==> flow/design.v <==
module solver (
    input clk,
    input reset,
    input insert,
    input advance,
    input [3:0] value,
    output [40:0] solution
);
(* mem2reg *)
reg [40:0] counts [9];
assign solution =
    counts[0] + counts[1] + counts[2]
    + counts[3] + counts[4] + counts[5]
    + counts[6] + counts[7] + counts[8];
always @(posedge clk) begin
    if (reset) begin
        for (integer i = 0; i < 9; i = i + 1) begin
            counts[i] <= 0;
        end
    end if (insert) begin
        counts[value] <= counts[value] + 1;
    end if (advance) begin
        for (integer i = 1; i < 7; i = i + 1) begin
            counts[i - 1] <= counts[i];
        end
        counts[6] <= counts[7] + counts[0];
        counts[7] <= counts[8];
        counts[8] <= counts[0];
    end
end
endmodule
export LEC_CHECK = 0
export ABC_AREA = 1
export CAP_MARGIN = 20
export CORE_MARGIN = 2
export CORE_UTILIZATION = 72
export CTS_CLUSTER_DIAMETER = 340
export CTS_CLUSTER_SIZE = 96
export HOLD_SLACK_MARGIN = 0.29
export PLACE_DENSITY = 0.39
export SLEW_MARGIN = 20
create_clock -name core_clock -period 5.03 [get_ports {clk}]
run.sh (not shown) runs the stock make flow with config.mk's settings and CLKGATE_MAP_FILE=.
The baseline did not get past global routing, error GRT-0232.
Then changed:
CORE_ASPECT_RATIO = 0.92   (was default)
CTS_CLUSTER_DIAMETER = 400   (was 340)
CTS_CLUSTER_SIZE = 99   (was 96)
HOLD_SLACK_MARGIN = default   (was 0.29)
PLACE_DENSITY = 0.41   (was 0.39)
TNS_END_PERCENT = 15   (was default)
clock period = 5.85 ns   (was 5.03 ns; I/O delays follow)
Effect: The changed run did not get past global routing with GRT-0232; synthesized cell count is unchanged; area after synthesis does not change; die size stays flat.

---

RTL: the design.v shown in full above, as it stands there.
==> flow/config.mk <==
export PLATFORM = sky130hd
export DESIGN_NAME = solver
export DESIGN_NICKNAME = solver
export VERILOG_FILES = /design/flow/design.v
export SDC_FILE = /design/flow/constraint.sdc
export NUM_CORES = 4
export LEC_CHECK = 0
export CAP_MARGIN = 20
export CORE_MARGIN = 2
export CORE_UTILIZATION = 72
export CTS_CLUSTER_DIAMETER = 96
export CTS_CLUSTER_SIZE = 14
export SETUP_SLACK_MARGIN = -0.41
export SLEW_MARGIN = 20
==> flow/constraint.sdc <==
create_clock -name core_clock -period 4.23 [get_ports {clk}]
set_input_delay 0.8460 -clock core_clock [delete_from_list [all_inputs] [get_ports {clk}]]
set_output_delay 0.8460 -clock core_clock [all_outputs]
set_load 0.01 [all_outputs]
The first run did not get past 5_1_grt.
Next try:
ABC_AREA = 1   (was default)
CAP_MARGIN = 5   (was 20)
CTS_CLUSTER_SIZE = 73   (was 14)
SETUP_SLACK_MARGIN = 0.36   (was -0.41)
Result:
- The new run did not get past 5_1_grt (GRT-0116)
- synthesized area increases by 9.0%
- die size grows by 8.9%
- synthesized cell count climbs by about 43%

---

## birch
// solver: RTL as listed in full above, without the edits since
export LEC_CHECK = 0
export CAP_MARGIN = 20
export CORE_MARGIN = 2
export CORE_UTILIZATION = 40
export SLEW_MARGIN = 20
create_clock -name core_clock -period 8.74 [get_ports {clk}]
## Diff of input files: pine against birch
- setting GPL_ROUTABILITY_DRIVEN to 1 for the first time
- setting GPL_TIMING_DRIVEN to 0 for the first time
- setting MIN_ROUTING_LAYER to met2 for the first time
- changing CORE_UTILIZATION from 40 to 50
- setting CTS_CLUSTER_SIZE to 42 for the first time
- setting ABC_AREA to 1 for the first time
- setting CORE_ASPECT_RATIO to 0.97 for the first time
- setting CELL_PAD_IN_SITES_DETAIL_PLACEMENT to 2 for the first time
- setting HOLD_SLACK_MARGIN to 0.23 for the first time
- changing SLEW_MARGIN from 20 to 35
- setting CELL_PAD_IN_SITES_GLOBAL_PLACEMENT to 2 for the first time
- setting MAX_ROUTING_LAYER to met4 for the first time
- setting SETUP_SLACK_MARGIN to 0.94 for the first time
- changing the clock period (ns, I/O delays scaled along) from 8.74 to 9.99
[summary]
pine never completed, since it errored out during global placement without I/O (3_1_place_gp_skip_io).
birch went all the way through the flow, and no timing, DRC or antenna check failed.
birch has a higher distinct cell type count of the synthesized netlist than pine.
Diff pine..birch | post-synthesis sequential element count | unchanged
Per the comparison of pine with birch, cell total in the yosys stat output went up 1502, mean cell area of the mapped netlist went down, die footprint has decreased, post-synthesis instance total higher.
Compared pine vs birch, and summed instance area of the synthesized netlist is up in pine.
Yosys synthesis chip area in pine is 9.0% above birch.
Of birch and pine, the run reporting the lower share of cell area taken by muxes after synthesis was pine.
Compared with birch, pine shows share of the synthesized netlist area taken by xor and xnor gates lower by 2.0 points.
